<file path="design/flow/config.mk">
export PLATFORM = sky130hd
export DESIGN_NAME = multiplier
export DESIGN_NICKNAME = multiplier
export VERILOG_FILES = /design/flow/design.v
export SDC_FILE = /design/flow/constraint.sdc
export NUM_CORES = 4
export LEC_CHECK = 0
export ABC_AREA = 1
export CAP_MARGIN = 5
export CORE_MARGIN = 2
export CORE_UTILIZATION = 40
export CTS_CLUSTER_DIAMETER = 265
export CTS_CLUSTER_SIZE = 98
export PLACE_DENSITY_LB_ADDON = 0.05
export SLEW_MARGIN = 20
export TNS_END_PERCENT = 10
</file>
<file path="design/flow/run.sh">
#!/bin/bash
# the make line also repeats each setting of config.mk as NAME=value (left out here)
make -C /OpenROAD-flow-scripts/flow DESIGN_CONFIG=/design/flow/config.mk WORK_HOME=/design/flow/orfs CLKGATE_MAP_FILE= finish
</file>
<file path="design/flow/design.v">
module HA (S, Cout, A, B);
    output S;
    output Cout;
    input A;
    input B;
    xor (S, A, B);
    and (Cout, A, B);
endmodule
module FA (S, Cout, A, B, Cin);
    output S;
    output Cout;
    input A;
    input B;
    input Cin;
    wire ha1_S, ha1_Cout;
    wire ha2_Cout;
    HA ha1 (ha1_S, ha1_Cout, A, B);
    HA ha2 (S, ha2_Cout, ha1_S, Cin);
    or (Cout, ha2_Cout, ha1_Cout);
endmodule
module BoothRadix4 (
    output [15:0] Sign,
    output [16:0] PP7,
    output [16:0] PP6,
    output [16:0] PP5,
    output [16:0] PP4,
    output [16:0] PP3,
    output [16:0] PP2,
    output [16:0] PP1,
    output [16:0] PP0,
    input [15:0] InputA,              
    input [15:0] InputB               
);
    wire [16:0] tmp;
    wire [16:0] A;
    wire [16:0] _A;
    wire [16:0] A2;
    wire [16:0] _A2;
    assign A = (InputA[15] == 1'b1) ? {1'b1, InputA} : {1'b0, InputA};
    assign tmp = {InputB, 1'b0};
    assign A2 = A + A;
    assign _A = (~A + 1'b1);
    assign _A2 = (~A2 + 1'b1);
    assign PP0 = (tmp[2:0] == 3'b001) ? A :
            (tmp[2:0] == 3'b010) ? A :
            (tmp[2:0] == 3'b011) ? A2 :
            (tmp[2:0] == 3'b100) ? _A2 :
            (tmp[2:0] == 3'b101) ? _A :
            (tmp[2:0] == 3'b110) ? _A : 17'b0;
    buf (Sign[0], 1'b0);
    buf (Sign[1], PP0[16]);
    assign PP1 = (tmp[4:2] == 3'b001) ? A :
            (tmp[4:2] == 3'b010) ? A :
            (tmp[4:2] == 3'b011) ? A2 :
            (tmp[4:2] == 3'b100) ? _A2 :
            (tmp[4:2] == 3'b101) ? _A :
            (tmp[4:2] == 3'b110) ? _A : 17'b0;
    buf (Sign[2], 1'b0);
    buf (Sign[3], PP1[16]);
    assign PP2 = (tmp[6:4] == 3'b001) ? A :
            (tmp[6:4] == 3'b010) ? A :
            (tmp[6:4] == 3'b011) ? A2 :
            (tmp[6:4] == 3'b100) ? _A2 :
            (tmp[6:4] == 3'b101) ? _A :
            (tmp[6:4] == 3'b110) ? _A : 17'b0;
    buf (Sign[4], 1'b0);
    buf (Sign[5], PP2[16]);
    assign PP3 = (tmp[8:6] == 3'b001) ? A :
            (tmp[8:6] == 3'b010) ? A :
            (tmp[8:6] == 3'b011) ? A2 :
            (tmp[8:6] == 3'b100) ? _A2 :
            (tmp[8:6] == 3'b101) ? _A :
            (tmp[8:6] == 3'b110) ? _A : 17'b0;
    buf (Sign[6], 1'b0);
    buf (Sign[7], PP3[16]);
    assign PP4 = (tmp[10:8] == 3'b001) ? A :
            (tmp[10:8] == 3'b010) ? A :
            (tmp[10:8] == 3'b011) ? A2 :
            (tmp[10:8] == 3'b100) ? _A2 :
            (tmp[10:8] == 3'b101) ? _A :
            (tmp[10:8] == 3'b110) ? _A : 17'b0;
    buf (Sign[8], 1'b0);
    buf (Sign[9], PP4[16]);
    assign PP5 = (tmp[12:10] == 3'b001) ? A :
            (tmp[12:10] == 3'b010) ? A :
            (tmp[12:10] == 3'b011) ? A2 :
            (tmp[12:10] == 3'b100) ? _A2 :
            (tmp[12:10] == 3'b101) ? _A :
            (tmp[12:10] == 3'b110) ? _A : 17'b0;
    buf (Sign[10], 1'b0);
    buf (Sign[11], PP5[16]);
    assign PP6 = (tmp[14:12] == 3'b001) ? A :
            (tmp[14:12] == 3'b010) ? A :
            (tmp[14:12] == 3'b011) ? A2 :
            (tmp[14:12] == 3'b100) ? _A2 :
            (tmp[14:12] == 3'b101) ? _A :
            (tmp[14:12] == 3'b110) ? _A : 17'b0;
    buf (Sign[12], 1'b0);
    buf (Sign[13], PP6[16]);
    assign PP7 = (tmp[16:14] == 3'b001) ? A :
            (tmp[16:14] == 3'b010) ? A :
            (tmp[16:14] == 3'b011) ? A2 :
            (tmp[16:14] == 3'b100) ? _A2 :
            (tmp[16:14] == 3'b101) ? _A :
            (tmp[16:14] == 3'b110) ? _A : 17'b0;
    buf (Sign[14], 1'b0);
    buf (Sign[15], PP7[16]);
endmodule
module WallaceTree16X16Radix4 (
    output [31:0] OPA,
    output [31:0] OPB,
    input [16:0] PP7,
    input [16:0] PP6,
    input [16:0] PP5,
    input [16:0] PP4,
    input [16:0] PP3,
    input [16:0] PP2,
    input [16:0] PP1,
    input [16:0] PP0
);
    wire [16:0] A0S;
    wire [16:0] A0C;
    wire [16:0] A1S;
    wire [16:0] A1C;
    wire [17:0] B0S;
    wire [17:0] B0C;
    wire [16:0] B1S;
    wire [16:0] B1C;
    wire [22:0] C0S;
    wire [22:0] C0C;
    wire [24:0] D0S;
    wire [24:0] D0C;
    HA ha_A_0_0 (A0S[0], A0C[0], PP0[2], PP1[0]);
    HA ha_A_0_1 (A0S[1], A0C[1], PP0[3], PP1[1]);
    FA fa_A_0_2 (A0S[2], A0C[2], PP0[4], PP1[2], PP2[0]);
    FA fa_A_0_3 (A0S[3], A0C[3], PP0[5], PP1[3], PP2[1]);
    FA fa_A_0_4 (A0S[4], A0C[4], PP0[6], PP1[4], PP2[2]);
    FA fa_A_0_5 (A0S[5], A0C[5], PP0[7], PP1[5], PP2[3]);
    FA fa_A_0_6 (A0S[6], A0C[6], PP0[8], PP1[6], PP2[4]);
    FA fa_A_0_7 (A0S[7], A0C[7], PP0[9], PP1[7], PP2[5]);
    FA fa_A_0_8 (A0S[8], A0C[8], PP0[10], PP1[8], PP2[6]);
    FA fa_A_0_9 (A0S[9], A0C[9], PP0[11], PP1[9], PP2[7]);
    FA fa_A_0_10 (A0S[10], A0C[10], PP0[12], PP1[10], PP2[8]);
    FA fa_A_0_11 (A0S[11], A0C[11], PP0[13], PP1[11], PP2[9]);
    FA fa_A_0_12 (A0S[12], A0C[12], PP0[14], PP1[12], PP2[10]);
    FA fa_A_0_13 (A0S[13], A0C[13], PP0[15], PP1[13], PP2[11]);
    FA fa_A_0_14 (A0S[14], A0C[14], PP0[16], PP1[14], PP2[12]);
    HA ha_A_0_15 (A0S[15], A0C[15], PP1[15], PP2[13]);
    HA ha_A_0_16 (A0S[16], A0C[16], PP1[16], PP2[14]);
    HA ha_A_1_0 (A1S[0], A1C[0], PP3[2], PP4[0]);
    HA ha_A_1_1 (A1S[1], A1C[1], PP3[3], PP4[1]);
    FA fa_A_1_2 (A1S[2], A1C[2], PP3[4], PP4[2], PP5[0]);
    FA fa_A_1_3 (A1S[3], A1C[3], PP3[5], PP4[3], PP5[1]);
    FA fa_A_1_4 (A1S[4], A1C[4], PP3[6], PP4[4], PP5[2]);
    FA fa_A_1_5 (A1S[5], A1C[5], PP3[7], PP4[5], PP5[3]);
    FA fa_A_1_6 (A1S[6], A1C[6], PP3[8], PP4[6], PP5[4]);
    FA fa_A_1_7 (A1S[7], A1C[7], PP3[9], PP4[7], PP5[5]);
    FA fa_A_1_8 (A1S[8], A1C[8], PP3[10], PP4[8], PP5[6]);
    FA fa_A_1_9 (A1S[9], A1C[9], PP3[11], PP4[9], PP5[7]);
    FA fa_A_1_10 (A1S[10], A1C[10], PP3[12], PP4[10], PP5[8]);
    FA fa_A_1_11 (A1S[11], A1C[11], PP3[13], PP4[11], PP5[9]);
    FA fa_A_1_12 (A1S[12], A1C[12], PP3[14], PP4[12], PP5[10]);
    FA fa_A_1_13 (A1S[13], A1C[13], PP3[15], PP4[13], PP5[11]);
    FA fa_A_1_14 (A1S[14], A1C[14], PP3[16], PP4[14], PP5[12]);
    HA ha_A_1_15 (A1S[15], A1C[15], PP4[15], PP5[13]);
    HA ha_A_1_16 (A1S[16], A1C[16], PP4[16], PP5[14]);
    HA ha_B_0_0 (B0S[0], B0C[0], A0S[1], A0C[0]);
    HA ha_B_0_1 (B0S[1], B0C[1], A0S[2], A0C[1]);
    HA ha_B_0_2 (B0S[2], B0C[2], A0S[3], A0C[2]);
    FA fa_B_0_3 (B0S[3], B0C[3], A0S[4], A0C[3], PP3[0]);
    FA fa_B_0_4 (B0S[4], B0C[4], A0S[5], A0C[4], PP3[1]);
    FA fa_B_0_5 (B0S[5], B0C[5], A0S[6], A0C[5], A1S[0]);
    FA fa_B_0_6 (B0S[6], B0C[6], A0S[7], A0C[6], A1S[1]);
    FA fa_B_0_7 (B0S[7], B0C[7], A0S[8], A0C[7], A1S[2]);
    FA fa_B_0_8 (B0S[8], B0C[8], A0S[9], A0C[8], A1S[3]);
    FA fa_B_0_9 (B0S[9], B0C[9], A0S[10], A0C[9], A1S[4]);
    FA fa_B_0_10 (B0S[10], B0C[10], A0S[11], A0C[10], A1S[5]);
    FA fa_B_0_11 (B0S[11], B0C[11], A0S[12], A0C[11], A1S[6]);
    FA fa_B_0_12 (B0S[12], B0C[12], A0S[13], A0C[12], A1S[7]);
    FA fa_B_0_13 (B0S[13], B0C[13], A0S[14], A0C[13], A1S[8]);
    FA fa_B_0_14 (B0S[14], B0C[14], A0S[15], A0C[14], A1S[9]);
    FA fa_B_0_15 (B0S[15], B0C[15], A0S[16], A0C[15], A1S[10]);
    FA fa_B_0_16 (B0S[16], B0C[16], PP2[15], A0C[16], A1S[11]);
    HA ha_B_0_17 (B0S[17], B0C[17], PP2[16], A1S[12]);
    HA ha_B_1_0 (B1S[0], B1C[0], A1C[3], PP6[0]);
    HA ha_B_1_1 (B1S[1], B1C[1], A1C[4], PP6[1]);
    FA fa_B_1_2 (B1S[2], B1C[2], A1C[5], PP6[2], PP7[0]);
    FA fa_B_1_3 (B1S[3], B1C[3], A1C[6], PP6[3], PP7[1]);
    FA fa_B_1_4 (B1S[4], B1C[4], A1C[7], PP6[4], PP7[2]);
    FA fa_B_1_5 (B1S[5], B1C[5], A1C[8], PP6[5], PP7[3]);
    FA fa_B_1_6 (B1S[6], B1C[6], A1C[9], PP6[6], PP7[4]);
    FA fa_B_1_7 (B1S[7], B1C[7], A1C[10], PP6[7], PP7[5]);
    FA fa_B_1_8 (B1S[8], B1C[8], A1C[11], PP6[8], PP7[6]);
    FA fa_B_1_9 (B1S[9], B1C[9], A1C[12], PP6[9], PP7[7]);
    FA fa_B_1_10 (B1S[10], B1C[10], A1C[13], PP6[10], PP7[8]);
    FA fa_B_1_11 (B1S[11], B1C[11], A1C[14], PP6[11], PP7[9]);
    FA fa_B_1_12 (B1S[12], B1C[12], A1C[15], PP6[12], PP7[10]);
    FA fa_B_1_13 (B1S[13], B1C[13], A1C[16], PP6[13], PP7[11]);
    HA ha_B_1_14 (B1S[14], B1C[14], PP6[14], PP7[12]);
    HA ha_B_1_15 (B1S[15], B1C[15], PP6[15], PP7[13]);
    HA ha_B_1_16 (B1S[16], B1C[16], PP6[16], PP7[14]);
    HA ha_C_0_0 (C0S[0], C0C[0], B0S[1], B0C[0]);
    HA ha_C_0_1 (C0S[1], C0C[1], B0S[2], B0C[1]);
    HA ha_C_0_2 (C0S[2], C0C[2], B0S[3], B0C[2]);
    HA ha_C_0_3 (C0S[3], C0C[3], B0S[4], B0C[3]);
    HA ha_C_0_4 (C0S[4], C0C[4], B0S[5], B0C[4]);
    FA fa_C_0_5 (C0S[5], C0C[5], B0S[6], B0C[5], A1C[0]);
    FA fa_C_0_6 (C0S[6], C0C[6], B0S[7], B0C[6], A1C[1]);
    FA fa_C_0_7 (C0S[7], C0C[7], B0S[8], B0C[7], A1C[2]);
    FA fa_C_0_8 (C0S[8], C0C[8], B0S[9], B0C[8], B1S[0]);
    FA fa_C_0_9 (C0S[9], C0C[9], B0S[10], B0C[9], B1S[1]);
    FA fa_C_0_10 (C0S[10], C0C[10], B0S[11], B0C[10], B1S[2]);
    FA fa_C_0_11 (C0S[11], C0C[11], B0S[12], B0C[11], B1S[3]);
    FA fa_C_0_12 (C0S[12], C0C[12], B0S[13], B0C[12], B1S[4]);
    FA fa_C_0_13 (C0S[13], C0C[13], B0S[14], B0C[13], B1S[5]);
    FA fa_C_0_14 (C0S[14], C0C[14], B0S[15], B0C[14], B1S[6]);
    FA fa_C_0_15 (C0S[15], C0C[15], B0S[16], B0C[15], B1S[7]);
    FA fa_C_0_16 (C0S[16], C0C[16], B0S[17], B0C[16], B1S[8]);
    FA fa_C_0_17 (C0S[17], C0C[17], A1S[13], B0C[17], B1S[9]);
    HA ha_C_0_18 (C0S[18], C0C[18], A1S[14], B1S[10]);
    HA ha_C_0_19 (C0S[19], C0C[19], A1S[15], B1S[11]);
    HA ha_C_0_20 (C0S[20], C0C[20], A1S[16], B1S[12]);
    HA ha_C_0_21 (C0S[21], C0C[21], PP5[15], B1S[13]);
    HA ha_C_0_22 (C0S[22], C0C[22], PP5[16], B1S[14]);
    HA ha_D_0_0 (D0S[0], D0C[0], C0S[1], C0C[0]);
    HA ha_D_0_1 (D0S[1], D0C[1], C0S[2], C0C[1]);
    HA ha_D_0_2 (D0S[2], D0C[2], C0S[3], C0C[2]);
    HA ha_D_0_3 (D0S[3], D0C[3], C0S[4], C0C[3]);
    HA ha_D_0_4 (D0S[4], D0C[4], C0S[5], C0C[4]);
    HA ha_D_0_5 (D0S[5], D0C[5], C0S[6], C0C[5]);
    HA ha_D_0_6 (D0S[6], D0C[6], C0S[7], C0C[6]);
    HA ha_D_0_7 (D0S[7], D0C[7], C0S[8], C0C[7]);
    FA fa_D_0_8 (D0S[8], D0C[8], C0S[9], C0C[8], B1C[0]);
    FA fa_D_0_9 (D0S[9], D0C[9], C0S[10], C0C[9], B1C[1]);
    FA fa_D_0_10 (D0S[10], D0C[10], C0S[11], C0C[10], B1C[2]);
    FA fa_D_0_11 (D0S[11], D0C[11], C0S[12], C0C[11], B1C[3]);
    FA fa_D_0_12 (D0S[12], D0C[12], C0S[13], C0C[12], B1C[4]);
    FA fa_D_0_13 (D0S[13], D0C[13], C0S[14], C0C[13], B1C[5]);
    FA fa_D_0_14 (D0S[14], D0C[14], C0S[15], C0C[14], B1C[6]);
    FA fa_D_0_15 (D0S[15], D0C[15], C0S[16], C0C[15], B1C[7]);
    FA fa_D_0_16 (D0S[16], D0C[16], C0S[17], C0C[16], B1C[8]);
    FA fa_D_0_17 (D0S[17], D0C[17], C0S[18], C0C[17], B1C[9]);
    FA fa_D_0_18 (D0S[18], D0C[18], C0S[19], C0C[18], B1C[10]);
    FA fa_D_0_19 (D0S[19], D0C[19], C0S[20], C0C[19], B1C[11]);
    FA fa_D_0_20 (D0S[20], D0C[20], C0S[21], C0C[20], B1C[12]);
    FA fa_D_0_21 (D0S[21], D0C[21], C0S[22], C0C[21], B1C[13]);
    FA fa_D_0_22 (D0S[22], D0C[22], B1S[15], C0C[22], B1C[14]);
    HA ha_D_0_23 (D0S[23], D0C[23], B1S[16], B1C[15]);
    HA ha_D_0_24 (D0S[24], D0C[24], PP7[15], B1C[16]);
    assign OPA = {1'b0, PP7[16], D0S[24:0], C0S[0], B0S[0], A0S[0], PP0[1], PP0[0]};
    assign OPB = {1'b0, D0C[24:0], 6'b000000};
endmodule
module CarrySelectAdder3 (
    output [2:0] Sum,
    output Cout,
    input [2:0] A,
    input [2:0] B,
    input Cin
);
    wire [2:0] g, p, c0, c1, c;
    assign g = A & B;
    assign p = A | B;
    assign c0[0] = g[0];
    assign c0[1] = (p[1] & c0[0]) | g[1];
    assign c0[2] = (p[2] & c0[1]) | g[2];
    assign c1[0] = g[0] | p[0];
    assign c1[1] = (p[1] & c1[0]) | g[1];
    assign c1[2] = (p[2] & c1[1]) | g[2];
    assign c = (Cin ? c1 : c0);
    assign Sum = A ^ B ^ {c[1:0], Cin};
    assign Cout = c[2];
endmodule
module CarrySelectAdder4 (
    output [3:0] Sum,
    output Cout,
    input [3:0] A,
    input [3:0] B,
    input Cin
);
    wire [3:0] g, p, c0, c1, c;
    assign g = A & B;
    assign p = A | B;
    assign c0[0] = g[0];
    assign c0[1] = (p[1] & c0[0]) | g[1];
    assign c0[2] = (p[2] & c0[1]) | g[2];
    assign c0[3] = (p[3] & c0[2]) | g[3];
    assign c1[0] = g[0] | p[0];
    assign c1[1] = (p[1] & c1[0]) | g[1];
    assign c1[2] = (p[2] & c1[1]) | g[2];
    assign c1[3] = (p[3] & c1[2]) | g[3];
    assign c = (Cin ? c1 : c0);
    assign Sum = A ^ B ^ {c[2:0], Cin};
    assign Cout = c[3];
endmodule
module CarrySelectAdder5 (
    output [4:0] Sum,
    output Cout,
    input [4:0] A,
    input [4:0] B,
    input Cin
);
    wire [4:0] g, p, c0, c1, c;
    assign g = A & B;
    assign p = A | B;
    assign c0[0] = g[0];
    assign c0[1] = (p[1] & c0[0]) | g[1];
    assign c0[2] = (p[2] & c0[1]) | g[2];
    assign c0[3] = (p[3] & c0[2]) | g[3];
    assign c0[4] = (p[4] & c0[3]) | g[4];
    assign c1[0] = g[0] | p[0];
    assign c1[1] = (p[1] & c1[0]) | g[1];
    assign c1[2] = (p[2] & c1[1]) | g[2];
    assign c1[3] = (p[3] & c1[2]) | g[3];
    assign c1[4] = (p[4] & c1[3]) | g[4];
    assign c = (Cin ? c1 : c0);
    assign Sum = A ^ B ^ {c[3:0], Cin};
    assign Cout = c[4];
endmodule
module CarrySelectAdder6 (
    output [5:0] Sum,
    output Cout,
    input [5:0] A,
    input [5:0] B,
    input Cin
);
    wire [5:0] g, p, c0, c1, c;
    assign g = A & B;
    assign p = A | B;
    assign c0[0] = g[0];
    assign c0[1] = (p[1] & c0[0]) | g[1];
    assign c0[2] = (p[2] & c0[1]) | g[2];
    assign c0[3] = (p[3] & c0[2]) | g[3];
    assign c0[4] = (p[4] & c0[3]) | g[4];
    assign c0[5] = (p[5] & c0[4]) | g[5];
    assign c1[0] = g[0] | p[0];
    assign c1[1] = (p[1] & c1[0]) | g[1];
    assign c1[2] = (p[2] & c1[1]) | g[2];
    assign c1[3] = (p[3] & c1[2]) | g[3];
    assign c1[4] = (p[4] & c1[3]) | g[4];
    assign c1[5] = (p[5] & c1[4]) | g[5];
    assign c = (Cin ? c1 : c0);
    assign Sum = A ^ B ^ {c[4:0], Cin};
    assign Cout = c[5];
endmodule
module CarrySelectAdder7 (
    output [6:0] Sum,
    output Cout,
    input [6:0] A,
    input [6:0] B,
    input Cin
);
    wire [6:0] g, p, c0, c1, c;
    assign g = A & B;
    assign p = A | B;
    assign c0[0] = g[0];
    assign c0[1] = (p[1] & c0[0]) | g[1];
    assign c0[2] = (p[2] & c0[1]) | g[2];
    assign c0[3] = (p[3] & c0[2]) | g[3];
    assign c0[4] = (p[4] & c0[3]) | g[4];
    assign c0[5] = (p[5] & c0[4]) | g[5];
    assign c0[6] = (p[6] & c0[5]) | g[6];
    assign c1[0] = g[0] | p[0];
    assign c1[1] = (p[1] & c1[0]) | g[1];
    assign c1[2] = (p[2] & c1[1]) | g[2];
    assign c1[3] = (p[3] & c1[2]) | g[3];
    assign c1[4] = (p[4] & c1[3]) | g[4];
    assign c1[5] = (p[5] & c1[4]) | g[5];
    assign c1[6] = (p[6] & c1[5]) | g[6];
    assign c = (Cin ? c1 : c0);
    assign Sum = A ^ B ^ {c[5:0], Cin};
    assign Cout = c[6];
endmodule
module SquareRootCarrySelectAdder32 (
    output [31:0] Sum,
    output Cout,
    input [31:0] A,
    input [31:0] B,
    input Cin
);
    wire CoutA, CoutB, CoutC, CoutD, CoutE;
    CarrySelectAdder3 csa3 (Sum[2:0], CoutA, A[2:0], B[2:0], Cin);
    CarrySelectAdder4 csa4 (Sum[6:3], CoutB, A[6:3], B[6:3], CoutA);
    CarrySelectAdder5 csa5 (Sum[11:7], CoutC, A[11:7], B[11:7], CoutB);
    CarrySelectAdder6 csa6 (Sum[17:12], CoutD, A[17:12], B[17:12], CoutC);
    CarrySelectAdder7 csa7_0 (Sum[24:18], CoutE, A[24:18], B[24:18], CoutD);
    CarrySelectAdder7 csa7_1 (Sum[31:25], Cout, A[31:25], B[31:25], CoutE);
endmodule
module Mul (
    output [31:0] R,
    input [15:0] X,
    input [15:0] Y
);
    wire [16:0] PP0;
    wire [16:0] PP1;
    wire [16:0] PP2;
    wire [16:0] PP3;
    wire [16:0] PP4;
    wire [16:0] PP5;
    wire [16:0] PP6;
    wire [16:0] PP7;
    wire [31:0] OPA;
    wire [31:0] OPB;
    wire [15:0] Sign;
    wire [31:0] SignCompensate;
    wire [31:0] TmpResult;
    BoothRadix4 br4 (Sign, PP7, PP6, PP5, PP4, PP3, PP2, PP1, PP0, X, Y);
    WallaceTree16X16Radix4 wt16x16r4 (OPA, OPB, PP7, PP6, PP5, PP4, PP3, PP2, PP1, PP0);
    SquareRootCarrySelectAdder32 srcsa32_0 (.Sum(SignCompensate), .Cout(), .A({~Sign, 16'b0}), .B({15'b0, 1'b1, 16'b0}), .Cin(1'b0));
    SquareRootCarrySelectAdder32 srcsa32_1 (.Sum(TmpResult), .Cout(), .A(OPA), .B(OPB), .Cin(1'b0));
    wire [31:0] BoothResult;
    SquareRootCarrySelectAdder32 srcsa32_2 (.Sum(BoothResult), .Cout(), .A(TmpResult), .B(SignCompensate), .Cin(1'b0));
    wire [31:0] NegY15;
    assign NegY15 = (~{{16{Y[15]}}, Y} + 32'd1) << 15;
    assign R = (X == 16'h8000) ? NegY15 : BoothResult;
endmodule
module Outputer (
    output reg Ready,
    output reg Valid,
    output reg [31:0] R,
    input [31:0] tmpR,
    input Clk,
    input Rst
);
    reg [3:0] Counter;
    always @ (posedge Clk or negedge Rst) begin
        if (Rst == 1'b0) begin
            Counter <= 4'd8;
        end
        else if (Counter > 4'd0) begin
            Counter <= Counter - 1'b1;
        end
        else begin
            Counter <= 4'd8;
        end
    end
    always @ (posedge Clk) begin
        if (Counter == 4'd8) begin
            R <= 32'd0;
            Valid <= 1'b0;
            Ready <= 1'b1;
        end
        else if (Counter == 4'd0) begin
            R <= tmpR;
            Valid <= 1'b1;
            Ready <= 1'b0;
        end
        else begin
            R <= 32'd0;
            Valid <= 1'b0;
            Ready <= 1'b0;
        end
    end
endmodule
module multiplier (
    output Ready,
    output Valid,
    output [31:0] R,
    input [15:0] X,
    input [15:0] Y,
    input Clk,
    input Rst
);
    wire [31:0] tmpR;
    Mul mul_1 (tmpR, X, Y);
    Outputer o_0 (Ready, Valid, R, tmpR, Clk, Rst);
endmodule
module MulCheck (p, a, b);
    input signed [15:0] a, b;
    output signed [31:0] p;
    assign p = a * b;
endmodule
</file>
<file path="design/flow/constraint.sdc">
create_clock -name core_clock -period 13.0 [get_ports {Clk}]
set_input_delay 2.6000 -clock core_clock [delete_from_list [all_inputs] [get_ports {Clk}]]
set_output_delay 2.6000 -clock core_clock [all_outputs]
set_load 0.01 [all_outputs]
</file>
==> flow_summary.ini, run 1 <==
; implementation run metrics
[worst_setup_path]
rr_startpoint = o_0.Counter[0]$_DFF_PN0_
required_ns = 13.19
slowest_stage = clkdlybuf4s50_1
worstSetupPathDepth = 62
cpMostUsedCell = nor2_1
slowest_delay_ns = 0.68
path_delay_family = adder cells
worstPathArrival_ns = 12.47
reg2reg_depth = 7
crit_path_max_fanout = 5
r2r_setup_slack_ns = 10.87
start_kind = primary input
r2r-end = o_0.R[14]$_SDFF_PP0_
path_class = in2reg
crit_end = o_0.R[31]$_SDFF_PP0_
end_kind = register
crit_buf_inv = 11
crit_start = X[5]

[placed_design]
dp_hpwl_um = 34000
port_buffers = 67
gp_congestion = 1.01
dp_slack_ns = -0.0817

[synthesis]
yosysTopAreaCell = fa_1
synth-adder-area-share_pct = 32.2
synth-simple-area-share_pct = 16.6
compound_area_share_pct = 25.6
top_cell_area_share_pct = 18.2
yosys_area_um2 = 9450
synth-main-ff-cell = dfxtp_1
synth_stat.cells = 1344
ys_types = 55
mux_share_pct = 0
ys.flops = 38
async_flop_share_pct = 10.5
edf_count = 0
syn_area_um2 = 9450
syn_inst = 1344
synth_seq_share_pct = 8.27
yosys_warnings = 1
synth_nets = 1570
common_cells = 254 x inv_1, 166 x nand2_1, 135 x o21ai_0
post_synth.cell_area_avg_um2 = 7.03
ys_top_cells_by_area = fa_1 18%, ha_1 14%, inv_1 10%, dfxtp_1 7.2%, o21ai_0 7.1%
logic_family = adder cells
top_cell = inv_1
ys_sh_xor_pct = 3.14

[final_timing]
worstMarginPinSlew_ns = 0.904
finClkSkew_ns = 0.00961
fmaxAchievable_mhz = 81.4
finalClockPeriodUsage_pct = 94.5
worst_slack_ns = 0.715
final-max-slew-violation-count = 0
hold_violations = 0
relSlewSlack_pct = 39.6
setup-violations-final = 0
finalCriticalPeriod_ns = 12.28
hold_slack_ns = 0.458
rsz0062_at_grt = no

[min_path]
hold_start = o_0.Counter[0]$_DFF_PN0_
hp-class = reg2reg
whs_endpoint = o_0.Counter[0]$_DFF_PN0_
worstHoldPathCells = 1

[power_and_ir_drop]
power_leakage_uw = 0.00555
top_power_group = combinational logic
power_density_nw_per_um2 = 297
p_comb_share_pct = 93.0
ir_worst_vdd_mv = 0.313
clockPowerShare_pct = 3.6
pwr.group.combinational_uw = 3200
swShare_pct = 53.7
p_seq_share_pct = 3.4
switching_power_uw = 1850
seq_cell_power_uw = 117
powerClk_uw = 125
intPower_uw = 1590
finalPower_uw = 3440

[clocking]
post_cts_buffers = 0
h-tree-depth = 2
ctsLongestPathBuffers = 2
clkTransAtPathRegs_ns = 0.06
numCtsBuffers = 5
cts_hold_buf = 0
cts.sinks = 38
clk_latency_ns = 0.28
cts_tree = built
cts_root_buf = clkbuf_16

[job]
warnings = 58
maxCapViolCount = 0

[die]
die_h_um = 158
num_io_pins = 68
initCoreUtil_pct = 40.5
rows = 56
die_area_um2 = 24900
core-area_um2 = 23300
die_x_um = 158

[layout]
area_delta_synth_final_pct = 22.5
final_nets = 1721

[detailed_routing]
drtPass1Iterations = 5
vias = 10400
drt_wl_total_um = 41900
drc = 0
final_antenna_net_count = 0
wl_per_cell_um = 23.1
antenna_cells = 0
drtIter0Drc = 988
vias_per_cell = 5.71

[global_route]
grt_pass1_vias = 9969
grt_first_pass_wirelength_um = 61500
grt_max_degree = 27
antenna_found_initial = 0
grt-ovfl-total = 0
track_usage_pct = 33.7

[status]
status = complete, no violations
[per-stage QoR]
stage / util [%] / instances / TNS (ns) / cell area (um2)
final: 49.6 / 1815 / 0 / 11600
after global placement: 48.6 / 1807 / -0.0214 / 11300
after CTS: 49.2 / 1815 / 0 / 11500
after detailed placement: 48.6 / 1807 / -0.0817 / 11300
after global routing: 49.6 / 1815 / 0 / 11600
after floorplan: - / 1344 / 0 / 9450
[what timing repair did]
item,in CTS,in global routing
setup endpoints to repair,0,3
endpoints found under the hold margin,0,0
resized,0,35
[final cells by class]
cell class | count | area [um2]
inverters | 271 | 1020
flip-flops and latches | 38 | 782
fillers | 2407 | 11700
repair buffers | 215 | 1800
multi-input cells | 964 | 7430
well taps | 319 | 399
clock buffers | 6 | 139
clock inverters | 2 | 12.5
[routing by layer]
metal | track usage, % | routed length (um) | up-vias
li1 | - | - | 4762
met1 | 44.6 | 17200 | 4909
met2 | 54.3 | 18800 | 564
met3 | 4.65 | 3700 | 127
met4 | 15.9 | 2200 | 0
met5 | 0 | 0 | -
==> inputs of run 2 (changes only) <==
- CAP_MARGIN: 5 -> 20
- CORE_UTILIZATION: 40 -> 68
- CTS_CLUSTER_DIAMETER: 265 -> default
- CTS_CLUSTER_SIZE: 98 -> default
- PLACE_DENSITY_LB_ADDON: 0.05 -> default
- SETUP_SLACK_MARGIN: default -> -0.38
- TNS_END_PERCENT: 10 -> default
- clock period: 13.0 -> 8.75 ns (I/O delays scaled with it)
==> flow_summary.ini, run 2 <==
; yosys + openroad results
[status]
status = aborted with a tool error
haltStage = clock tree synthesis (4_1_cts)
error_line = [ERROR DPL-0038] Utilization greater than 100%, impossible to legalize

[placed_design]
dp_slack_ns = -3.27
port_buffers = 67
dp_hpwl_um = 33100
gp_congestion = 1.14

[synthesis]
compound_area_share_pct = 25.6
synth-simple-area-share_pct = 16.6
post_synth.cell_area_avg_um2 = 7.03
yosysTopAreaCell = fa_1
ys_types = 55
ys.flops = 38
yosys_area_um2 = 9450
synth-main-ff-cell = dfxtp_1
syn_inst = 1344
async_flop_share_pct = 10.5
syn_area_um2 = 9450
logic_family = adder cells
edf_count = 0
top_cell = inv_1
synth-adder-area-share_pct = 32.2
top_cell_area_share_pct = 18.2
ys_sh_xor_pct = 3.14
synth_seq_share_pct = 8.27
synth_stat.cells = 1344
mux_share_pct = 0
common_cells = 254 x inv_1, 166 x nand2_1, 135 x o21ai_0
yosys_warnings = 1
synth_nets = 1570
ys_top_cells_by_area = fa_1 18%, ha_1 14%, inv_1 10%, dfxtp_1 7.2%, o21ai_0 7.1%

[die]
initCoreUtil_pct = 68.9
die_area_um2 = 14900
die_x_um = 122
core-area_um2 = 13700
num_io_pins = 68
rows = 43
die_h_um = 122
[run 2: metrics by stage]
stage / utilization, % / hold slack (ns) / power, uW / std cells / instance area [um2]
detailed placement: 90.9 / 0.480 / 5300 / 1811 / 12500
global placement: 90.9 / 0.442 / 4850 / 1811 / 12500
floorplan: - / 0.427 / 3250 / 1344 / 9780
==> inputs of run 3 (changes only) <==
- ABC_AREA: 1 -> 0
- CELL_PAD_IN_SITES_DETAIL_PLACEMENT: default -> 0
- CELL_PAD_IN_SITES_GLOBAL_PLACEMENT: default -> 2
- CORE_UTILIZATION: 68 -> 50
- CTS_CLUSTER_DIAMETER: default -> 234
- GPL_ROUTABILITY_DRIVEN: default -> 1
- GPL_TIMING_DRIVEN: default -> 0
- HOLD_SLACK_MARGIN: default -> 0.09
- MAX_ROUTING_LAYER: default -> met4
- PLACE_DENSITY_LB_ADDON: default -> 0.1
- SETUP_SLACK_MARGIN: -0.38 -> 2.99
- SLEW_MARGIN: 20 -> 35
- TNS_END_PERCENT: default -> 85
- clock period: 8.75 -> 15.0 ns (I/O delays scaled with it)
==> flow_summary.ini, run 3 <==
; yosys + openroad results
[status]
status = aborted with a tool error
haltStage = global placement (3_3_place_gp)
error_line = [ERROR FLW-0024] Place density exceeds 1.0 (current PLACE_DENSITY_LB_ADDON =  0.1). Please check if the value of  PLACE_DENSITY_LB_ADDON is between 0 and 0.99.

[die]
die_x_um = 155
die_area_um2 = 23900
core-area_um2 = 22400
die_h_um = 155
initCoreUtil_pct = 50.5
num_io_pins = 68
rows = 55

[synthesis]
synth-simple-area-share_pct = 16.2
mux_share_pct = 1.78
synth-adder-area-share_pct = 27.1
top_cell_area_share_pct = 15.2
async_flop_share_pct = 10.5
synth_stat.cells = 1576
synth-main-ff-cell = dfxtp_1
yosys_area_um2 = 11300
logic_family = AND-OR/OR-AND gates
edf_count = 0
syn_inst = 1576
yosysTopAreaCell = fa_1
top_cell = inv_1
ys_types = 78
syn_area_um2 = 11300
ys.flops = 38
post_synth.cell_area_avg_um2 = 7.19
ys_sh_xor_pct = 6.65
yosys_warnings = 1
common_cells = 173 x inv_1, 157 x nor2_1, 147 x a21oi_1
synth_seq_share_pct = 6.90
ys_top_cells_by_area = fa_1 15%, ha_1 12%, a21oi_1 6.5%, dfxtp_1 6.0%, inv_1 5.7%
synth_nets = 1802
compound_area_share_pct = 30.2
==> inputs of run 4 (changes only) <==
- CELL_PAD_IN_SITES_GLOBAL_PLACEMENT: 2 -> default
- CORE_UTILIZATION: 50 -> 65
- CTS_CLUSTER_DIAMETER: 234 -> 119
- CTS_CLUSTER_SIZE: default -> 77
- GPL_ROUTABILITY_DRIVEN: 1 -> 0
- GPL_TIMING_DRIVEN: 0 -> default
- HOLD_SLACK_MARGIN: 0.09 -> 0.24
- PLACE_DENSITY_LB_ADDON: 0.1 -> 0.0
- SETUP_SLACK_MARGIN: 2.99 -> -0.42
- SLEW_MARGIN: 35 -> 30
- clock period: 15.0 -> 12.0 ns (I/O delays scaled with it)
==> flow_summary.ini, run 4 <==
; implementation run metrics
[status]
status = failed layout checks
violations = setup timing

[detailed_routing]
vias_per_cell = 6.86
drc = 0
drtPass1Iterations = 13
drtIter0Drc = 2484
vias = 13600
drt_wl_total_um = 46100
final_antenna_net_count = 0
wl_per_cell_um = 23.2

[placed_design]
port_buffers = 67
dp_slack_ns = -1.46
dp_hpwl_um = 34900
postPlaceCellArea_um2 = 13700

[clocking]
cts_hold_buf = 0
cts_tree = built
h-tree-depth = 2
clkTransAtPathRegs_ns = 0.06
ctsLongestPathBuffers = 2
cts_root_buf = clkbuf_16
numCtsBuffers = 5
cts.sinks = 38
clk_latency_ns = 0.30

[final_timing]
worst_slack_ns = -0.460
final-max-slew-violation-count = 0
finClkSkew_ns = 0.00545
setup-violations-final = 1
finalClockPeriodUsage_pct = 104
finalCriticalPeriod_ns = 12.46
hold_violations = 0
relSlewSlack_pct = 37.0
fmaxAchievable_mhz = 80.3
rsz0062_at_grt = yes
worstMarginPinSlew_ns = 0.938

[min_path]
worstHoldPathCells = 1
whs_endpoint = o_0.Counter[0]$_DFF_PN0_
hp-class = reg2reg
hold_start = o_0.Counter[0]$_DFF_PN0_

[worst_setup_path]
rr_startpoint = o_0.Counter[1]$_DFF_PN0_
reg2reg_depth = 5
slowest_delay_ns = 0.65
r2r_setup_slack_ns = 9.44
required_ns = 12.16
start_kind = primary input
crit_end = o_0.R[31]$_SDFF_PP0_
path_class = in2reg
cpMostUsedCell = a21oi_2
end_kind = register
slowest_stage = or4_1
worstSetupPathDepth = 46
crit_path_max_fanout = 5
r2r-end = o_0.R[1]$_SDFF_PP0_
worstPathArrival_ns = 12.62
path_delay_family = adder cells
crit_start = X[8]
crit_buf_inv = 7

[layout]
final_nets = 1983
area_delta_synth_final_pct = 23.6
fin_area_um2 = 14000

[job]
warnings = 60
maxCapViolCount = 0

[power_and_ir_drop]
finalPower_uw = 3760
power_density_nw_per_um2 = 268
ir_worst_vdd_mv = 0.527
pwr.group.combinational_uw = 3490
top_power_group = combinational logic
switching_power_uw = 1890
power_leakage_uw = 0.00634
p_seq_share_pct = 3.4
powerClk_uw = 141
intPower_uw = 1870
clockPowerShare_pct = 3.8
swShare_pct = 50.2
p_comb_share_pct = 92.9
seq_cell_power_uw = 126

[die]
core-area_um2 = 17200
die_x_um = 136
num_io_pins = 68
die_h_um = 136
initCoreUtil_pct = 66.0
rows = 48
die_area_um2 = 18500

[synthesis]
yosys_warnings = 1
compound_area_share_pct = 30.2
mux_share_pct = 1.78
top_cell = inv_1
syn_inst = 1576
async_flop_share_pct = 10.5
post_synth.cell_area_avg_um2 = 7.19
yosysTopAreaCell = fa_1
logic_family = AND-OR/OR-AND gates
common_cells = 173 x inv_1, 157 x nor2_1, 147 x a21oi_1
ys_sh_xor_pct = 6.65
synth-adder-area-share_pct = 27.1
ys_top_cells_by_area = fa_1 15%, ha_1 12%, a21oi_1 6.5%, dfxtp_1 6.0%, inv_1 5.7%
synth-main-ff-cell = dfxtp_1
edf_count = 0
synth-simple-area-share_pct = 16.2
yosys_area_um2 = 11300
ys_types = 78
synth_stat.cells = 1576
synth_nets = 1802
synth_seq_share_pct = 6.90
syn_area_um2 = 11300
top_cell_area_share_pct = 15.2
ys.flops = 38

[global_route]
use_met2_pct = 72.7
grt_max_degree = 45
grt-ovfl-total = 0
grt_util_met1_pct = 58.5
grt_pass1_vias = 13000
antenna_found_initial = 2
grt_busiest_layer = met2
globalRouteMet3Util_pct = 20.1
track_usage_pct = 51.4
grt_first_pass_wirelength_um = 70400
run 4: cell type report:
cell class / count / area, um2
Antenna cell: 2 / 5.00
Clock buffer: 6 / 139
Clock inverter: 2 / 12.5
Fill cell: 1208 / 3170
Inverter: 175 / 667
Multi-Input combinational cell: 1213 / 9510
Sequential cell: 38 / 782
Tap cell: 225 / 282
Timing Repair Buffer: 324 / 2610
run 4: through the flow:
step	TNS, ns	hold slack (ns)	std cells	util, %
2_1_floorplan	-0.543	0.466	1576	-
3_3_place_gp	-1.33	0.490	1970	79.7
3_5_place_dp	-2.51	0.496	1970	79.7
4_1_cts	-0.418	0.504	1981	81.1
5_1_grt	-1.11	0.523	1985	81.6
6_report	-0.460	0.504	1985	81.6
run 4: layer usage:
metal	wire length [um]	up-vias
li1	-	5860
met1	15100	6054
met2	18700	1257
met3	7560	453
met4	4710	0
met5	0	-
run 4: timing repair:
action                                  in CTS  in global routing
buffers inserted                             4                  2
resized                                     18                 17
pin swaps                                   16                  9
endpoints found under the setup margin       1                  2
==> inputs of run 5 (changes only) <==
- ABC_AREA: 0 -> default
- CELL_PAD_IN_SITES_DETAIL_PLACEMENT: 0 -> default
- CORE_UTILIZATION: 65 -> 72
- CTS_CLUSTER_DIAMETER: 119 -> default
- CTS_CLUSTER_SIZE: 77 -> 88
- GPL_ROUTABILITY_DRIVEN: 0 -> default
- HOLD_SLACK_MARGIN: 0.24 -> -0.08
- MAX_ROUTING_LAYER: met4 -> default
- PLACE_DENSITY_LB_ADDON: 0.0 -> 0.27
- SETUP_SLACK_MARGIN: -0.42 -> default
- SLEW_MARGIN: 30 -> 20
- TNS_END_PERCENT: 85 -> 5
- clock period: 12.0 -> 13.2 ns (I/O delays scaled with it)
==> flow_summary.ini, run 5 <==
; yosys + openroad results
[clocking]
cts.sinks = 38
cts_hold_buf = 0
numCtsBuffers = 5
ctsLongestPathBuffers = 2
cts_root_buf = clkbuf_16
h-tree-depth = 2

[synthesis]
top_cell_area_share_pct = 15.2
syn_inst = 1576
synth-simple-area-share_pct = 16.2
async_flop_share_pct = 10.5
synth_seq_share_pct = 6.90
ys_top_cells_by_area = fa_1 15%, ha_1 12%, a21oi_1 6.5%, dfxtp_1 6.0%, inv_1 5.7%
compound_area_share_pct = 30.2
mux_share_pct = 1.78
synth_nets = 1802
ys_types = 78
top_cell = inv_1
ys.flops = 38
post_synth.cell_area_avg_um2 = 7.19
yosys_area_um2 = 11300
synth-main-ff-cell = dfxtp_1
logic_family = AND-OR/OR-AND gates
synth-adder-area-share_pct = 27.1
common_cells = 173 x inv_1, 157 x nor2_1, 147 x a21oi_1
synth_stat.cells = 1576
yosys_warnings = 1
syn_area_um2 = 11300
edf_count = 0
ys_sh_xor_pct = 6.65
yosysTopAreaCell = fa_1

[placed_design]
gp_congestion = 1.12
port_buffers = 67
postPlaceCellArea_um2 = 12900
dp_hpwl_um = 33500
place_inst = 1870

[die]
die_area_um2 = 16800
rows = 45
initCoreUtil_pct = 74.0
core-area_um2 = 15300
die_x_um = 129
die_h_um = 129
num_io_pins = 68

[status]
haltStage = global routing (5_1_grt)
error_line = [ERROR GRT-0232] Routing congestion too high. Check the congestion heatmap in the GUI.
status = aborted with a tool error

[global_route]
grt-ovfl-total = 227
track_usage_pct = 84.9
## run 5: metal layers
metal	overflow	track usage (%)
met1	18	83.2
met2	100	96.8
met3	21	75.6
met4	85	85.6
met5	3	54.1
## run 5: repair_timing
action,CTS
gates resized,29
hold endpoints to repair,0
pin swaps,6
buffers inserted,1
endpoints found under the setup margin,1
## run 5: stage by stage
stage / TNS, ns / setup slack (ns)
after floorplan: 0 / 0.00225
after global placement: -0.262 / -0.262
after detailed placement: -0.911 / -0.911
after CTS: 0 / 0.00833
==> inputs of run 6 (changes only) <==
- CAP_MARGIN: 20 -> 0
- CORE_UTILIZATION: 72 -> 68
- CTS_CLUSTER_DIAMETER: default -> 236
- PLACE_DENSITY_LB_ADDON: 0.27 -> default
- clock period: 13.2 -> 11.9 ns (I/O delays scaled with it)
==> flow_summary.ini, run 6 <==
; implementation run metrics
[power_and_ir_drop]
power_density_nw_per_um2 = 309
swShare_pct = 52.5
clockPowerShare_pct = 3.3
switching_power_uw = 2320
ir_worst_vdd_mv = 0.359
p_seq_share_pct = 2.9
powerClk_uw = 144
seq_cell_power_uw = 127
p_comb_share_pct = 93.9
intPower_uw = 2100
top_power_group = combinational logic
pwr.group.combinational_uw = 4150
power_leakage_uw = 0.00650

[synthesis]
synth-adder-area-share_pct = 27.1
ys_sh_xor_pct = 6.65
ys_top_cells_by_area = fa_1 15%, ha_1 12%, a21oi_1 6.5%, dfxtp_1 6.0%, inv_1 5.7%
ys_types = 78
common_cells = 173 x inv_1, 157 x nor2_1, 147 x a21oi_1
yosysTopAreaCell = fa_1
synth_nets = 1802
yosys_warnings = 1
syn_area_um2 = 11300
synth_seq_share_pct = 6.90
edf_count = 0
post_synth.cell_area_avg_um2 = 7.19
ys.flops = 38
synth-simple-area-share_pct = 16.2
top_cell_area_share_pct = 15.2
compound_area_share_pct = 30.2
top_cell = inv_1
async_flop_share_pct = 10.5
synth_stat.cells = 1576
mux_share_pct = 1.78
yosys_area_um2 = 11300
syn_inst = 1576
synth-main-ff-cell = dfxtp_1
logic_family = AND-OR/OR-AND gates

[job]
warnings = 63
maxCapViolCount = 0

[worst_setup_path]
cpMostUsedCell = a21oi_2
crit_path_max_fanout = 3
path_delay_family = adder cells
crit_buf_inv = 6
path_class = in2reg
r2r-end = o_0.R[1]$_SDFF_PP0_
worstSetupPathDepth = 54
crit_end = o_0.R[31]$_SDFF_PP0_
end_kind = register
crit_start = X[0]
slowest_delay_ns = 0.59
reg2reg_depth = 5
start_kind = primary input
slowest_stage = or4_4
required_ns = 12.12
rr_startpoint = o_0.Counter[0]$_DFF_PN0_
worstPathArrival_ns = 13.10
r2r_setup_slack_ns = 9.24

[die]
initCoreUtil_pct = 69.1
core-area_um2 = 16400
num_io_pins = 68
die_x_um = 133
rows = 47
die_h_um = 133
die_area_um2 = 17700

[detailed_routing]
drtPass1Iterations = 22
wl_per_cell_um = 26.3
vias_per_cell = 7.27
drtIter0Drc = 3388
final_antenna_net_count = 0
vias = 14600
drc = 0
drt_wl_total_um = 52800

[clocking]
numCtsBuffers = 5
cts_hold_buf = 0
cts_root_buf = clkbuf_16
h-tree-depth = 2
cts.sinks = 38
clk_latency_ns = 0.30
clkTransAtPathRegs_ns = 0.06
cts_tree = built
ctsLongestPathBuffers = 2

[min_path]
hp-class = reg2reg
whs_endpoint = o_0.Counter[0]$_DFF_PN0_
hold_start = o_0.Counter[0]$_DFF_PN0_
worstHoldPathCells = 1

[status]
status = failed layout checks
violations = setup timing

[final_timing]
rsz0062_at_grt = yes
relSlewSlack_pct = 37.8
hold_violations = 0
worstMarginPinSlew_ns = 0.926
worst_slack_ns = -0.983
fmaxAchievable_mhz = 77.6
finalClockPeriodUsage_pct = 108
finClkSkew_ns = 0.00432
setup-violations-final = 2
setup_tns_ns = -1.16
finalCriticalPeriod_ns = 12.88
final-max-slew-violation-count = 0

[layout]
n_fill_cell = 922
final_nets = 2011
logic_area_um2 = 9600
final_util_pct = 87.1
area_delta_synth_final_pct = 26.1
regArea_um2 = 782

[global_route]
track_usage_pct = 56.7
grt-ovfl-total = 0
antenna_found_initial = 2
grt_pass1_vias = 14200
grt_max_degree = 35
grt_first_pass_wirelength_um = 77300

[placed_design]
port_buffers = 67
dp_hpwl_um = 37500
gp_congestion = 1.15
dp_slack_ns = -1.67
-- run 6: per-stage QoR --
stage / cells / cell area, um2 / hold WS (ns) / total power, uW
after floorplan: 1576 / 11500 / 0.466 / 2340
after global placement: 1986 / 13800 / 0.486 / 3320
after detailed placement: 1986 / 13800 / 0.512 / 3570
after CTS: 2005 / 14200 / 0.519 / 4010
after global routing: 2007 / 14300 / 0.549 / 4680
final: 2007 / 14300 / 0.526 / 4420
-- run 6: timing repair --
action,CTS,global route
setup endpoints to repair,6,3
setup buffers,11,1
pin swaps,42,16
gates resized,62,14
-- run 6: final cells by class --
class / count / share of cell area [%]
clock buffer: 6 / 0.972
inverter: 175 / 4.69
sequential: 38 / 5.47
clock inverter: 2 / 0.0876
antenna: 1 / 0.0175
tap: 220 / 1.93
timing repair buffer: 352 / 19.6
multi-input combinational: 1213 / 67.2
-- run 6: routing by layer --
metal | vias to the layer above | GRT usage, % | share of wire [%]
met1 | 6498 | 62.5 | 31
met2 | 1571 | 84.4 | 40
met5 | - | 2.50 | 0.11
met3 | 623 | 24.4 | 17
met4 | 2 | 47.5 | 12
li1 | 5902 | - | -
==> inputs of run 7 (changes only) <==
- CAP_MARGIN: 0 -> 20
- CORE_UTILIZATION: 68 -> 40
- CTS_CLUSTER_DIAMETER: 236 -> default
- CTS_CLUSTER_SIZE: 88 -> default
- HOLD_SLACK_MARGIN: -0.08 -> default
- TNS_END_PERCENT: 5 -> default
- clock period: 11.9 -> 8.49 ns (I/O delays scaled with it)
==> flow_summary.ini, run 7 <==
; implementation run metrics
[status]
status = failed layout checks
violations = setup timing

[power_and_ir_drop]
p_comb_share_pct = 93.4
pwr.group.combinational_uw = 6210
switching_power_uw = 3120
seq_cell_power_uw = 178
finalPower_uw = 6650
p_seq_share_pct = 2.7
power_density_nw_per_um2 = 427
swShare_pct = 47.0
ir_worst_vdd_mv = 0.589
clockPowerShare_pct = 3.9
power_leakage_uw = 0.00714
top_power_group = combinational logic
intPower_uw = 3530
powerClk_uw = 262

[synthesis]
post_synth.cell_area_avg_um2 = 7.19
synth-simple-area-share_pct = 16.2
synth_nets = 1802
synth_seq_share_pct = 6.90
common_cells = 173 x inv_1, 157 x nor2_1, 147 x a21oi_1
yosysTopAreaCell = fa_1
synth-main-ff-cell = dfxtp_1
yosys_area_um2 = 11300
compound_area_share_pct = 30.2
synth_stat.cells = 1576
ys_top_cells_by_area = fa_1 15%, ha_1 12%, a21oi_1 6.5%, dfxtp_1 6.0%, inv_1 5.7%
async_flop_share_pct = 10.5
yosys_warnings = 1
ys_types = 78
ys.flops = 38
syn_area_um2 = 11300
syn_inst = 1576
logic_family = AND-OR/OR-AND gates
ys_sh_xor_pct = 6.65
synth-adder-area-share_pct = 27.1
top_cell_area_share_pct = 15.2
top_cell = inv_1
mux_share_pct = 1.78
edf_count = 0

[worst_setup_path]
r2r-end = o_0.R[1]$_SDFF_PP0_
worstPathArrival_ns = 11.71
end_kind = register
reg2reg_depth = 5
required_ns = 8.70
cpMostUsedCell = nor2_1
crit_start = X[5]
slowest_stage = or4_4
r2r_setup_slack_ns = 5.68
slowest_delay_ns = 0.60
rr_startpoint = o_0.Counter[0]$_DFF_PN0_
crit_path_max_fanout = 11
worstSetupPathDepth = 49
crit_buf_inv = 8
crit_end = o_0.R[31]$_SDFF_PP0_
start_kind = primary input
path_delay_family = adder cells
path_class = in2reg

[detailed_routing]
drtIter0Drc = 1573
drtPass1Iterations = 6
antenna_cells = 0
vias = 13500
drt_wl_total_um = 53500
drc = 0
vias_per_cell = 5.94
wl_per_cell_um = 23.5
final_antenna_net_count = 0

[placed_design]
dp_hpwl_um = 42600
place_inst = 2246
postPlaceCellArea_um2 = 14800
gp_congestion = 0.994
port_buffers = 67
dp_slack_ns = -4.10

[final_timing]
final-max-slew-violation-count = 0
finalClockPeriodUsage_pct = 135
fmaxAchievable_mhz = 86.9
finClkSkew_ns = 0.00683
finalCriticalPeriod_ns = 11.50
worstMarginPinSlew_ns = 0.792
hold_violations = 0
relSlewSlack_pct = 46.7
setup-violations-final = 12
worst_slack_ns = -3.01
rsz0062_at_grt = yes

[die]
core-area_um2 = 27900
die_x_um = 172
die_area_um2 = 29700
initCoreUtil_pct = 40.7
rows = 61
die_h_um = 172
num_io_pins = 68

[job]
warnings = 61
maxCapViolCount = 0

[global_route]
grt-ovfl-total = 0
grt_pass1_vias = 12700
grt_max_degree = 41
antenna_found_initial = 0
grt_first_pass_wirelength_um = 78800
track_usage_pct = 35.9

[layout]
stdcell_count = 2278
final_nets = 2125
area_delta_synth_final_pct = 37.5
fin_area_um2 = 15600
final_util_pct = 55.9

[min_path]
hp-class = reg2reg
worstHoldPathCells = 1
whs_endpoint = o_0.Counter[0]$_DFF_PN0_
hold_start = o_0.Counter[0]$_DFF_PN0_

[clocking]
cts.sinks = 38
cts_root_buf = clkbuf_16
h-tree-depth = 2
clk_latency_ns = 0.30
cts_tree = built
numCtsBuffers = 5
ctsLongestPathBuffers = 2
clkTransAtPathRegs_ns = 0.07
==> run 7: layout make-up <==
class / count / area, um2
clock buffers: 5 / 125
clock inverters: 3 / 68.8
fillers: 2691 / 12300
inverters: 175 / 672
multi-input cells: 1213 / 9770
flip-flops and latches: 38 / 782
well taps: 378 / 473
repair buffers: 466 / 3690
==> run 7: metal layers <==
metal / part of all wire [%] / routed length, um / track usage [%]
met3: 9.1 / 4840 / 4.78
met5: 0 / 0 / 0
met2: 46 / 24400 / 58.7
met1: 40 / 21600 / 48.0
met4: 4.9 / 2600 / 13.9
==> run 7: per-stage QoR <==
step	hold WS (ns)	TNS [ns]
after CTS	0.515	-15.30
after global placement	0.486	-28.64
after detailed placement	0.506	-30.53
after floorplan	0.466	-19.55
final	0.510	-16.03
after global routing	0.550	-21.56
==> run 7: what timing repair did <==
item	in CTS	in global routing
gates resized	49	51
setup endpoints to repair	15	14
endpoints found under the hold margin	0	0
hold buffers	0	0
pin swaps	46	31
buffers inserted	10	14
==> inputs of run 8 (changes only) <==
- CORE_UTILIZATION: 40 -> 64
- CTS_CLUSTER_SIZE: default -> 99
- clock period: 8.49 -> 14.6 ns (I/O delays scaled with it)
==> flow_summary.ini, run 8 <==
; implementation run metrics
[power_and_ir_drop]
switching_power_uw = 1490
clockPowerShare_pct = 5.5
top_power_group = combinational logic
powerClk_uw = 149
power_leakage_uw = 0.00566
seq_cell_power_uw = 104
power_density_nw_per_um2 = 213
intPower_uw = 1230
p_comb_share_pct = 90.7
ir_worst_vdd_mv = 0.310
pwr.group.combinational_uw = 2470
p_seq_share_pct = 3.8
swShare_pct = 54.8

[clocking]
cts_hold_buf = 0
numCtsBuffers = 5
cts_tree = built
cts_root_buf = clkbuf_16
h-tree-depth = 2
cts.sinks = 38
clkTransAtPathRegs_ns = 0.06
clk_latency_ns = 0.30
ctsLongestPathBuffers = 2

[global_route]
grt_max_degree = 59
grt-ovfl-total = 0
grt_pass1_vias = 12100
grt_first_pass_wirelength_um = 70900
track_usage_pct = 50.3
antenna_found_initial = 0

[final_timing]
relSlewSlack_pct = 35.3
hold_slack_ns = 0.527
setup-violations-final = 0
worstMarginPinSlew_ns = 0.961
final-max-slew-violation-count = 0
worst_slack_ns = 0.690
finClkSkew_ns = 0.00603
fmaxAchievable_mhz = 71.9
finalCriticalPeriod_ns = 13.91
finalClockPeriodUsage_pct = 95.3
hold_violations = 0

[detailed_routing]
drt_wl_total_um = 47600
drc = 0
drtPass1Iterations = 12
vias = 13200
final_antenna_net_count = 0
vias_per_cell = 7.17
drtIter0Drc = 2476
wl_per_cell_um = 25.8

[synthesis]
edf_count = 0
compound_area_share_pct = 30.2
common_cells = 173 x inv_1, 157 x nor2_1, 147 x a21oi_1
synth-simple-area-share_pct = 16.2
async_flop_share_pct = 10.5
yosysTopAreaCell = fa_1
syn_inst = 1576
synth-main-ff-cell = dfxtp_1
top_cell = inv_1
ys_types = 78
synth_nets = 1802
post_synth.cell_area_avg_um2 = 7.19
syn_area_um2 = 11300
logic_family = AND-OR/OR-AND gates
yosys_area_um2 = 11300
synth_stat.cells = 1576
yosys_warnings = 1
ys_sh_xor_pct = 6.65
ys_top_cells_by_area = fa_1 15%, ha_1 12%, a21oi_1 6.5%, dfxtp_1 6.0%, inv_1 5.7%
mux_share_pct = 1.78
top_cell_area_share_pct = 15.2
ys.flops = 38
synth-adder-area-share_pct = 27.1
synth_seq_share_pct = 6.90

[job]
maxCapViolCount = 0
warnings = 60

[placed_design]
port_buffers = 67
dp_hpwl_um = 34900
dp_slack_ns = 0.0507
gp_congestion = 1.14

[worst_setup_path]
path_delay_family = adder cells
crit_end = o_0.R[31]$_SDFF_PP0_
start_kind = primary input
crit_path_max_fanout = 8
end_kind = register
r2r-end = o_0.R[1]$_SDFF_PP0_
slowest_delay_ns = 0.56
slowest_stage = fa_1
cpMostUsedCell = nor2_1
worstPathArrival_ns = 14.13
worstSetupPathDepth = 57
crit_start = X[1]
path_class = in2reg
crit_buf_inv = 7
required_ns = 14.82
reg2reg_depth = 5
rr_startpoint = o_0.Counter[0]$_DFF_PN0_
r2r_setup_slack_ns = 12.08

[layout]
n_fill_cell = 1384
regArea_um2 = 782
area_delta_synth_final_pct = 12.9
final_util_pct = 74.0
final_nets = 1845
logic_area_um2 = 9340

[status]
status = complete, no violations

[die]
die_area_um2 = 18800
die_h_um = 137
die_x_um = 137
num_io_pins = 68
rows = 48
initCoreUtil_pct = 65.5
core-area_um2 = 17300

[min_path]
hp-class = reg2reg
whs_endpoint = o_0.Counter[0]$_DFF_PN0_
hold_start = o_0.Counter[0]$_DFF_PN0_
worstHoldPathCells = 1
run 8: what timing repair did:
item / 4_1_cts / 5_1_grt
resized: 0 / 13
endpoints found under the setup margin: 0 / 1
endpoints found under the hold margin: 0 / 0
setup buffers: 0 / 0
run 8: per-stage QoR:
stage          TNS [ns]  instance area (um2)  instances  power, uW
2_1_floorplan         0                11300       1576       1820
3_3_place_gp          0                12500       1837       2300
3_5_place_dp          0                12500       1837       2410
4_1_cts               0                12700       1845       2580
5_1_grt          -0.173                12800       1845       2980
6_report              0                12800       1847       2720
run 8: cell type report:
type                    instances  share of cell area (%)
diodes                          2                  0.0391
clock buffers                   5                   0.978
clock inverters                 3                   0.538
inverters                     175                    5.13
multi-input cells            1213                    73.0
flip-flops and latches         38                    6.11
well taps                     225                    2.20
repair buffers                186                    12.0
run 8: per-layer routing:
metal / vias up / global-route usage [%] / wire length (um) / share of wire [%]
met4: 0 / 36.4 / 4810 / 10
met1: 6013 / 62.4 / 16100 / 34
li1: 5565 / - / - / -
met3: 407 / 15.6 / 7360 / 15
met5: - / 0 / 0 / 0
met2: 1251 / 73.6 / 19300 / 41
==> inputs of run 9 (changes only) <==
- CELL_PAD_IN_SITES_GLOBAL_PLACEMENT: default -> 2
- CORE_UTILIZATION: 64 -> 24
- CTS_CLUSTER_DIAMETER: default -> 291
- CTS_CLUSTER_SIZE: 99 -> 77
- MAX_ROUTING_LAYER: default -> met5
- PLACE_DENSITY_LB_ADDON: default -> 0.18
- SLEW_MARGIN: 20 -> 5
- clock period: 14.6 -> 8.64 ns (I/O delays scaled with it)
==> flow_summary.ini, run 9 <==
; implementation run metrics
[status]
status = failed layout checks
violations = setup timing

[worst_setup_path]
path_class = in2reg
crit_buf_inv = 9
slowest_stage = fa_1
slowest_delay_ns = 0.62
cpMostUsedCell = buf_4
rr_startpoint = o_0.Counter[0]$_DFF_PN0_
path_delay_family = adder cells
crit_start = X[3]
worstPathArrival_ns = 11.49
end_kind = register
r2r_setup_slack_ns = 5.79
worstSetupPathDepth = 50
required_ns = 8.82
reg2reg_depth = 5
start_kind = primary input
r2r-end = o_0.R[1]$_SDFF_PP0_
crit_path_max_fanout = 7
crit_end = o_0.R[31]$_SDFF_PP0_

[clocking]
numCtsBuffers = 5
cts_hold_buf = 0
h-tree-depth = 2
cts.sinks = 38
clk_latency_ns = 0.32
cts_root_buf = clkbuf_16
ctsLongestPathBuffers = 2
cts_tree = built
clkTransAtPathRegs_ns = 0.07

[global_route]
grt-ovfl-total = 0
track_usage_pct = 24.8
grt_max_degree = 31
grt_first_pass_wirelength_um = 90000
grt_pass1_vias = 13100
antenna_found_initial = 1

[synthesis]
common_cells = 173 x inv_1, 157 x nor2_1, 147 x a21oi_1
yosysTopAreaCell = fa_1
mux_share_pct = 1.78
synth-adder-area-share_pct = 27.1
syn_area_um2 = 11300
top_cell = inv_1
top_cell_area_share_pct = 15.2
synth-main-ff-cell = dfxtp_1
yosys_area_um2 = 11300
async_flop_share_pct = 10.5
edf_count = 0
synth-simple-area-share_pct = 16.2
yosys_warnings = 1
synth_stat.cells = 1576
post_synth.cell_area_avg_um2 = 7.19
ys.flops = 38
syn_inst = 1576
compound_area_share_pct = 30.2
ys_sh_xor_pct = 6.65
synth_seq_share_pct = 6.90
ys_types = 78
ys_top_cells_by_area = fa_1 15%, ha_1 12%, a21oi_1 6.5%, dfxtp_1 6.0%, inv_1 5.7%
synth_nets = 1802
logic_family = AND-OR/OR-AND gates

[detailed_routing]
drt_wl_total_um = 61600
drtIter0Drc = 1276
vias_per_cell = 5.30
drtPass1Iterations = 6
final_antenna_net_count = 0
vias = 13300
wl_per_cell_um = 24.6
drc = 0
antenna_cells = 0

[placed_design]
gp_congestion = 0.952
port_buffers = 67
place_inst = 2481
dp_hpwl_um = 49500

[power_and_ir_drop]
seq_cell_power_uw = 175
ir_worst_vdd_mv = 0.633
switching_power_uw = 3110
intPower_uw = 3350
finalPower_uw = 6460
power_density_nw_per_um2 = 408
clockPowerShare_pct = 3.6
pwr.group.combinational_uw = 6050
power_leakage_uw = 0.00712
p_seq_share_pct = 2.7
powerClk_uw = 236
swShare_pct = 48.1
p_comb_share_pct = 93.6
top_power_group = combinational logic

[layout]
final_nets = 2122
stdcell_count = 2504
n_fill_cell = 5014
final_util_pct = 34.0
area_delta_synth_final_pct = 39.8

[die]
initCoreUtil_pct = 24.3
core-area_um2 = 46600
die_area_um2 = 49000
num_io_pins = 68
die_x_um = 221
die_h_um = 221
rows = 79

[final_timing]
hold_violations = 0
finalCriticalPeriod_ns = 11.30
finalClockPeriodUsage_pct = 131
worst_slack_ns = -2.66
setup-violations-final = 12
worstMarginPinSlew_ns = 0.900
fmaxAchievable_mhz = 88.5
rsz0062_at_grt = yes
relSlewSlack_pct = 39.4
final-max-slew-violation-count = 0
finClkSkew_ns = 0.00587

[min_path]
hp-class = reg2reg
worstHoldPathCells = 1
hold_start = o_0.Counter[0]$_DFF_PN0_
whs_endpoint = o_0.Counter[0]$_DFF_PN0_

[job]
warnings = 61
maxCapViolCount = 0
## run 9: final cells by class
cell class	count	area, um2	area share [%]
timing repair buffer	463	3730	23.6
sequential	38	782	4.94
clock buffer	5	125	0.790
multi-input combinational	1213	9730	61.4
clock inverter	3	45.0	0.284
tap	607	759	4.79
inverter	175	669	4.23
## run 9: per-layer routing
layer  vias to the layer above  GRT usage (%)  share of wire [%]
li1                       6127              -                  -
met1                      6566           33.1                 44
met2                       480           41.2                 47
met3                        97           2.28                5.2
met4                         0           10.1                4.2
met5                         -              0                  0
## run 9: timing repair
item,CTS,global route
pin swaps,59,11
buffers inserted,11,4
setup endpoints to repair,15,13
hold endpoints to repair,0,0
cloned,0,0
resized,75,22
## run 9: per-stage QoR
| step | setup slack, ns | hold slack (ns) | instance area (um2) | setup TNS (ns) |
|---|---|---|---|---|
| after floorplan | -3.19 | 0.466 | 11500 | -17.87 |
| after global placement | -4.42 | 0.492 | 15200 | -37.98 |
| after detailed placement | -4.37 | 0.495 | 15200 | -36.25 |
| after CTS | -2.72 | 0.510 | 15700 | -13.40 |
| after global routing | -3.20 | 0.544 | 15800 | -18.02 |
| final | -2.66 | 0.511 | 15800 | -12.78 |
Power and IR drop assume default switching activity.
